==> 05-01 <==
// cpu
module cpu(clk, reset, s, load, in, out, N, V, Z, w);
    input clk, reset, s, load;
    input [15:0] in;
    output [15:0] out;
    output reg N, V, Z, w;
    parameter Swait = 4'b0000, Sdecode = 4'b0001, SgetA = 4'b0010, SgetB = 4'b0011, Swrite = 4'b0100, Srewrite = 4'b0101, Salu = 4'b0110, Sshift = 4'b0111, Sloadout = 4'b1000;
    wire [15:0] decoder_in;
    reg [1:0] op, shift;
    reg [15:0] sximm5, sximm8;
    reg [2:0] opcode, readnum, writenum;
    reg [3:0] state;
    reg [2:0] nsel;
    reg [1:0] vsel;
    reg loada, loadb, asel, bsel, loadc, loads, write;
    wire [2:0] Z_out;
    vDFFE #(16) Instruct_Reg(clk, load, in, decoder_in);
    always@(*) begin
        op = decoder_in[12:11];
        sximm5 = { {11{decoder_in[4]}}, decoder_in[4:0] };
        sximm8 = { {8{decoder_in[7]}}, decoder_in[7:0] };
        shift = decoder_in[4:3];
        opcode = decoder_in[15:13];
    end
    always@(*)begin
       case(nsel)
            3'b001: begin
                readnum = decoder_in[2:0];
                writenum = decoder_in[2:0];
            end  
            3'b010: begin
                readnum = decoder_in[7:5];
                writenum = decoder_in[7:5];
            end  
            3'b100: begin
                readnum = decoder_in[10:8];
                writenum = decoder_in[10:8];
            end  
            default: {readnum, writenum} = 3'b0;
        endcase 
    end
    reg [3:0] state_t;
    reg w_t;
    reg [2:0] nsel_t;
    reg [1:0] vsel_t;
  ...
Settings: LEC_CHECK=0, CAP_MARGIN=0, CELL_PAD_IN_SITES_GLOBAL_PLACEMENT=1, CORE_MARGIN=2, CORE_UTILIZATION=40, MAX_ROUTING_LAYER=met4, SLEW_MARGIN=20; clock period 8.0 ns.
run.sh (not shown) runs the stock make flow with config.mk's settings and CLKGATE_MAP_FILE=.
==> inputs of 07-25, as changes to 05-01 <==
- ABC_AREA: unset -> 1
- CAP_MARGIN: 0 -> 20
- CELL_PAD_IN_SITES_GLOBAL_PLACEMENT: 1 -> unset
- CORE_UTILIZATION: 40 -> 72
- CTS_CLUSTER_DIAMETER: unset -> 292
- CTS_CLUSTER_SIZE: unset -> 10
- MAX_ROUTING_LAYER: met4 -> unset
- PLACE_DENSITY_LB_ADDON: unset -> 0.01
- SETUP_SLACK_MARGIN: unset -> 0.17
==> flow/constraint.sdc (replaced) <==
create_clock -name core_clock -period 3.01 [get_ports {clk}]
set_input_delay 0.6020 -clock core_clock [delete_from_list [all_inputs] [get_ports {clk}]]
set_output_delay 0.6020 -clock core_clock [all_outputs]
set_load 0.01 [all_outputs]
==> impl_metrics.env <==
# physical design summary
export IMPL_critPathMaxFanout=4
export IMPL_yosys_cells=999
export IMPL_status="failed layout checks"
export IMPL_hold_path_end="w$_SDFFE_PP1N_"
export IMPL_use_met3=0.120
export IMPL_antenna_found_initial=5
export IMPL_wl_met2_mm=18.5
export IMPL_final_setup_viol_count=33
export IMPL_ir_drop_mv=0.791
export IMPL_setup_ws_ps=-1070
export IMPL_seq_share=0.482
export IMPL_failed_checks="setup timing"
export IMPL_nets=1212
export IMPL_grt_max_degree=19
The numbers above come from 07-25.

==> impl_metrics.env <==
# physical design summary
export IMPL_grt_pass1_vias=7384
export IMPL_min_path_cells=2
export IMPL_critPathMaxFanout=20
export IMPL_yosys_cells=926
export IMPL_nets=1007
export IMPL_hold_path_end="state[0]$_DFF_P_"
export IMPL_wl_met2_mm=14.5
export IMPL_power_density_nw_per_um2=243
export IMPL_seq_share=0.528
export IMPL_maxCapViolations=0
export IMPL_final_setup_viol_count=0
export IMPL_ir_drop_mv=0.157
export IMPL_status="timing/DRC/antenna clean"
export IMPL_setup_ws_ps=2930
export IMPL_use_met3=0.0275
The numbers above come from 05-01.


========
==> inputs of v31 <==
==> flow/design.v <==
module vDFFE(clk, load, in, out);
  parameter n=1;
  input clk, load;
  input [n-1:0] in;
  output [n-1:0] out;
  reg [n-1:0] out;
  reg [n-1:0] vDFF_in;
  always@(*)
    vDFF_in = (load) ? in : out;
  always @(posedge clk)
    out <= vDFF_in;
endmodule
module shifter(in, shift, sout);
	input [15:0] in;
	input [1:0] shift;
	output reg [15:0] sout;
	always@(*) begin
		case(shift)
			2'b00: sout = in;
			2'b01: sout = in << 1;
			2'b10: sout = in >> 1;
			2'b11: begin
				sout = in >> 1;
				sout[15] = in[15];
			end
			default: sout = in;
		endcase
	end
endmodule
module ALU(Ain, Bin, ALUop, out, Z);
	input [15:0] Ain, Bin;
	input [1:0] ALUop;
	output reg Z;
	output reg [15:0] out;
	always@(*) begin
		casex(ALUop)
			2'b00: out = Ain + Bin;
			2'b01: out = Ain - Bin;
			2'b10: out = Ain & Bin;
			2'b11: out = ~Bin;
			default: out = 16'bxxxxxxxxxxxxxxxx;
		endcase
		Z = (out == 16'b0) ? 1'b1 : 1'b0;
	end
endmodule
module regfile(data_in, writenum, write, readnum, clk, data_out);
	input [15:0] data_in;
	input [2:0] writenum, readnum;
	input write, clk;
	output reg [15:0] data_out;
	reg [7:0] writenum_out, readnum_out;
	reg [15:0] R0, R1, R2, R3, R4, R5, R6, R7;
	always@(*) begin
		writenum_out = 8'b0;
		case(writenum)
			3'b000: writenum_out[0] = 1'b1;
			3'b001: writenum_out[1] = 1'b1;
			3'b010: writenum_out[2] = 1'b1;
			3'b011: writenum_out[3] = 1'b1;
			3'b100: writenum_out[4] = 1'b1;
			3'b101: writenum_out[5] = 1'b1;
			3'b110: writenum_out[6] = 1'b1;
			3'b111: writenum_out[7] = 1'b1;
			default: writenum_out = 8'b0;
		endcase
	end
	always@(posedge clk) begin
		if(write) begin
			case(writenum_out)
				8'b00000001: R0 <= data_in;
				8'b00000010: R1 <= data_in;
				8'b00000100: R2 <= data_in;
				8'b00001000: R3 <= data_in;
				8'b00010000: R4 <= data_in;
				8'b00100000: R5 <= data_in;
				8'b01000000: R6 <= data_in;
				8'b10000000: R7 <= data_in;
				default: {R0, R1, R2, R3, R4, R5, R6, R7} <= {8'b0, 8'b0, 8'b0, 8'b0, 8'b0, 8'b0, 8'b0, 8'b0};
			endcase
		end
	end
	always@(*) begin
		readnum_out = 8'b0;
		case(readnum)
			3'b000: readnum_out[0] = 1'b1;
			3'b001: readnum_out[1] = 1'b1;
			3'b010: readnum_out[2] = 1'b1;
			3'b011: readnum_out[3] = 1'b1;
			3'b100: readnum_out[4] = 1'b1;
			3'b101: readnum_out[5] = 1'b1;
			3'b110: readnum_out[6] = 1'b1;
			3'b111: readnum_out[7] = 1'b1;
			default: readnum_out = 8'b0;
		endcase
	end
	always@(*) begin
		case(readnum_out)
			8'b00000001: data_out = R0;
			8'b00000010: data_out = R1;
			8'b00000100: data_out = R2;
			8'b00001000: data_out = R3;
			8'b00010000: data_out = R4;
			8'b00100000: data_out = R5;
			8'b01000000: data_out = R6;
			8'b10000000: data_out = R7;
			default: data_out = 16'b0;
		endcase
	end
endmodule
module datapath(clk,readnum,vsel,loada,loadb,shift,asel,bsel,ALUop,loadc,loads,writenum,write,mdata,PC,sximm5,sximm8,Z_out,datapath_out);
  input clk;
  input [2:0] readnum, writenum;
  input [1:0] ALUop, shift;
  input write, loada, loadb, asel, bsel, loadc, loads;
  input [1:0] vsel;
  input [15:0] sximm5, sximm8, mdata;
  input [7:0] PC;
  output [15:0] datapath_out;
  output [2:0] Z_out;
  wire [15:0] data_out;
  wire [15:0] out;
  wire [15:0] sout;
  wire Z;
  wire [15:0] in;
  wire [15:0] in_loadA;
  wire [15:0] datapath_out;
  wire [2:0] Z_out;
  reg [15:0] data_in;
  reg [15:0] Ain;
  reg [15:0] Bin;
  reg [2:0] status_in;
  regfile REGFILE(.data_in(data_in),.writenum(writenum),.write(write),.readnum(readnum),.clk(clk),.data_out(data_out));
  ALU U2(.Ain(Ain),.Bin(Bin),.ALUop(ALUop),.out(out),.Z(Z));
  shifter U1(.in(in),.shift(shift),.sout(sout));
  always@(*)begin   
    case(vsel)
      2'b00: data_in = datapath_out;
      2'b01: data_in = {8'b0, PC};
      2'b10: data_in = sximm8;
      2'b11: data_in = mdata;
      default: data_in = 16'b0;
    endcase
  end
  always@(*)begin
    if(asel == 1'b1)  
      Ain = 16'b0000000000000000;
    else
      Ain = in_loadA;
  end
  always@(*)begin
    if(bsel == 1'b1)  
      Bin = sximm5;
    else
      Bin = sout;
  end
  always@(*) begin
    status_in[2] = (Ain[15]^Bin[15]) ? 0 : (out[15]^Ain[15]);
    status_in[1] = out[15];
    status_in[0] = Z;
  end
  vDFFE #(16) A(clk, loada, data_out, in_loadA);
  vDFFE #(16) B(clk, loadb, data_out, in);
  vDFFE #(16) C(clk, loadc, out, datapath_out);
  vDFFE #(3) STATUS(clk, loads, status_in, Z_out);
endmodule
module cpu(clk, reset, s, load, in, out, N, V, Z, w);
    input clk, reset, s, load;
    input [15:0] in;
    output [15:0] out;
    output reg N, V, Z, w;
    parameter Swait = 4'b0000, Sdecode = 4'b0001, SgetA = 4'b0010, SgetB = 4'b0011, Swrite = 4'b0100, Srewrite = 4'b0101, Salu = 4'b0110, Sshift = 4'b0111, Sloadout = 4'b1000;
    wire [15:0] decoder_in;
    reg [1:0] op, shift;
    reg [15:0] sximm5, sximm8;
    reg [2:0] opcode, readnum, writenum;
    reg [3:0] state;
    reg [2:0] nsel;
    reg [1:0] vsel;
    reg loada, loadb, asel, bsel, loadc, loads, write;
    wire [2:0] Z_out;
    vDFFE #(16) Instruct_Reg(clk, load, in, decoder_in);
    always@(*) begin
        op = decoder_in[12:11];
        sximm5 = { {11{decoder_in[4]}}, decoder_in[4:0] };
        sximm8 = { {8{decoder_in[7]}}, decoder_in[7:0] };
        shift = decoder_in[4:3];
        opcode = decoder_in[15:13];
    end
    always@(*)begin
       case(nsel)
            3'b001: begin
                readnum = decoder_in[2:0];
                writenum = decoder_in[2:0];
            end  
            3'b010: begin
                readnum = decoder_in[7:5];
                writenum = decoder_in[7:5];
            end  
            3'b100: begin
                readnum = decoder_in[10:8];
                writenum = decoder_in[10:8];
            end  
            default: {readnum, writenum} = 3'b0;
        endcase 
    end
    reg [3:0] state_t;
    reg w_t;
    reg [2:0] nsel_t;
    reg [1:0] vsel_t;
    reg loada_t, loadb_t, asel_t, bsel_t, loadc_t, loads_t, write_t;
    always @(posedge clk) begin
        {state_t, w_t, nsel_t, vsel_t} = {state, w, nsel, vsel};
        {loada_t, loadb_t, asel_t, bsel_t, loadc_t, loads_t, write_t} = {loada, loadb, asel, bsel, loadc, loads, write};
        if(reset == 1'b1) {w_t, state_t} = {1'b1, Swait};
        else begin
            case(state_t)
                Sdecode: begin
                    if(opcode == 3'b110 && op == 2'b10) {w_t, state_t} = {1'b0, Swrite};
                    else {w_t, state_t} = {1'b0, SgetA};
                end
                Swrite: state_t = Swait;
                Swait: begin 
                    state_t = (s == 1'b1) ? Sdecode : Swait;
                    w_t = ~s;
                end
                SgetA: state_t = SgetB;
                SgetB: begin
                    if(opcode == 3'b110 && op == 2'b0) state_t = Sshift;
                    else if(opcode == 3'b101) state_t = Salu;
                end
                Salu: state_t = Sloadout;
                Sshift: state_t = Sloadout;
                Sloadout: state_t = Srewrite;
                Srewrite: state_t = Swait;
                default: {state_t, w_t} = {Swait, 1'b1};
            endcase
        end
        case(state_t)
            SgetA: {nsel_t, loada_t, loadb_t} = {3'b100, 1'b1, 1'b0};
            SgetB: {nsel_t, loadb_t, loada_t} = {3'b001, 1'b1, 1'b0};
            Salu: {asel_t, bsel_t} = {1'b0, 1'b0};
            Sshift: {asel_t, bsel_t} = {1'b1, 1'b0};
            Sloadout: {loadc_t, loads_t} = {1'b1, 1'b1};
            Srewrite: {vsel_t, nsel_t, write_t} = {2'b0, 3'b010, 1'b1};
            Swrite: {vsel_t, nsel_t, write_t} = {2'b10, 3'b100, 1'b1};
            default: begin 
                {nsel_t, vsel_t} = {3'b0, 2'b0};
                {loada_t, loadb_t, loadc_t, loads_t, asel_t, bsel_t, write_t} = 1'b0;
            end
        endcase
        {state, w, nsel, vsel} <= {state_t, w_t, nsel_t, vsel_t};
        {loada, loadb, asel, bsel, loadc, loads, write} <= {loada_t, loadb_t, asel_t, bsel_t, loadc_t, loads_t, write_t};
    end
    datapath DP(
        .clk(clk), 
        .readnum(readnum), 
        .vsel(vsel), 
        .loada(loada), 
        .loadb(loadb), 
        .shift(shift),
        .asel(asel),
        .bsel(bsel),
        .ALUop(op),
        .loadc(loadc),
        .loads(loads),
        .writenum(writenum),
        .write(write),
        .mdata(16'b0),
        .PC(8'b0),
        .sximm5(sximm5),
        .sximm8(sximm8),
        .Z_out(Z_out),
        .datapath_out(out)
    );
    always @(*) begin
        V = Z_out[2];
        N = Z_out[1];
        Z = Z_out[0];
    end
endmodule
==> flow/run.sh <==
#!/bin/bash
# the make line also repeats each setting of config.mk as NAME=value (left out here)
make -C /OpenROAD-flow-scripts/flow DESIGN_CONFIG=/design/flow/config.mk WORK_HOME=/design/flow/orfs CLKGATE_MAP_FILE= finish
==> flow/config.mk <==
export PLATFORM = sky130hd
export DESIGN_NAME = cpu
export DESIGN_NICKNAME = cpu
export VERILOG_FILES = /design/flow/design.v
export SDC_FILE = /design/flow/constraint.sdc
export NUM_CORES = 4
export LEC_CHECK = 0
export ABC_AREA = 1
export CAP_MARGIN = 15
export CORE_MARGIN = 2
export CORE_UTILIZATION = 66
export CTS_CLUSTER_DIAMETER = 29
export CTS_CLUSTER_SIZE = 71
export SETUP_SLACK_MARGIN = 0.7
export SLEW_MARGIN = 20
==> flow/constraint.sdc <==
create_clock -name core_clock -period 2.85 [get_ports {clk}]
set_input_delay 0.5700 -clock core_clock [delete_from_list [all_inputs] [get_ports {clk}]]
set_output_delay 0.5700 -clock core_clock [all_outputs]
set_load 0.01 [all_outputs]
==> inputs of v12, as changes to v31 <==
==> flow/config.mk (replaced) <==
export PLATFORM = sky130hd
export DESIGN_NAME = cpu
export DESIGN_NICKNAME = cpu
export VERILOG_FILES = /design/flow/design.v
export SDC_FILE = /design/flow/constraint.sdc
export NUM_CORES = 4
export LEC_CHECK = 0
export CAP_MARGIN = 20
export CORE_MARGIN = 2
export CORE_UTILIZATION = 69
export SLEW_MARGIN = 20
==> flow/constraint.sdc (replaced) <==
create_clock -name core_clock -period 4.9 [get_ports {clk}]
set_input_delay 0.9800 -clock core_clock [delete_from_list [all_inputs] [get_ports {clk}]]
set_output_delay 0.9800 -clock core_clock [all_outputs]
set_load 0.01 [all_outputs]
==> inputs of v15, as changes to v31 <==
==> flow/config.mk (replaced) <==
export PLATFORM = sky130hd
export DESIGN_NAME = cpu
export DESIGN_NICKNAME = cpu
export VERILOG_FILES = /design/flow/design.v
export SDC_FILE = /design/flow/constraint.sdc
export NUM_CORES = 4
export LEC_CHECK = 0
export ABC_AREA = 1
export CAP_MARGIN = 20
export CORE_MARGIN = 2
export CORE_UTILIZATION = 72
export CTS_CLUSTER_DIAMETER = 45
export CTS_CLUSTER_SIZE = 72
export SETUP_SLACK_MARGIN = 0.73
export SLEW_MARGIN = 20
==> flow/constraint.sdc (replaced) <==
create_clock -name core_clock -period 2.87 [get_ports {clk}]
set_input_delay 0.5740 -clock core_clock [delete_from_list [all_inputs] [get_ports {clk}]]
set_output_delay 0.5740 -clock core_clock [all_outputs]
set_load 0.01 [all_outputs]
==> deck_impl_summary.md <==
Physical Implementation Snapshot

Run status
  • Outcome: stopped before the end
  • Failed at: global routing
  • First Err: [ERROR DPL-0038] Utilization greater than 100%, impossible to legalize

Logic synthesis
  • Mux cell area share: 0.00491

Die
  • Die extent in x: 123 um
That was v15.
==> deck_impl_summary.md <==
Physical Implementation Snapshot

Run status
  • Outcome: timing/DRC/antenna clean

STA
  • Post-layout minimum cycle time: roughly 4.5 ns

Setup path
  • Slowest stage delay, CP: roughly 0.46 ns

Power
  • Flop pwr share: 0.466
  • Sequential cell power: ~2.1 mW

GRT
  • Largest net degree at the start of global routing: 24

Die
  • Die extent in x: approximately 130 um
  • Fp_density: 0.712

Logic synthesis
  • Xor/xnor share: 0.0218

Detailed routing
  • Met2 wire len: ~13,000 um
That was v12.
==> deck_impl_summary.md <==
Physical Implementation Snapshot

Run status
  • Outcome: complete, but fails checks
  • Layout Check Fails: negative setup slack

Logic synthesis
  • Mux cell area share: 0.00491
  • Syn nets: between 1,000 and 1,500

STA
  • Setup WS post-layout: -0.877 ns
  • Final setup fails: 16

Setup path
  • Critical path depth: 23

Die
  • Die extent in x: 128 um

Finish
  • Clock network share of area: 0.0786
That was v31.
Power figures rest on the tool's default switching activity, not on a simulated workload.
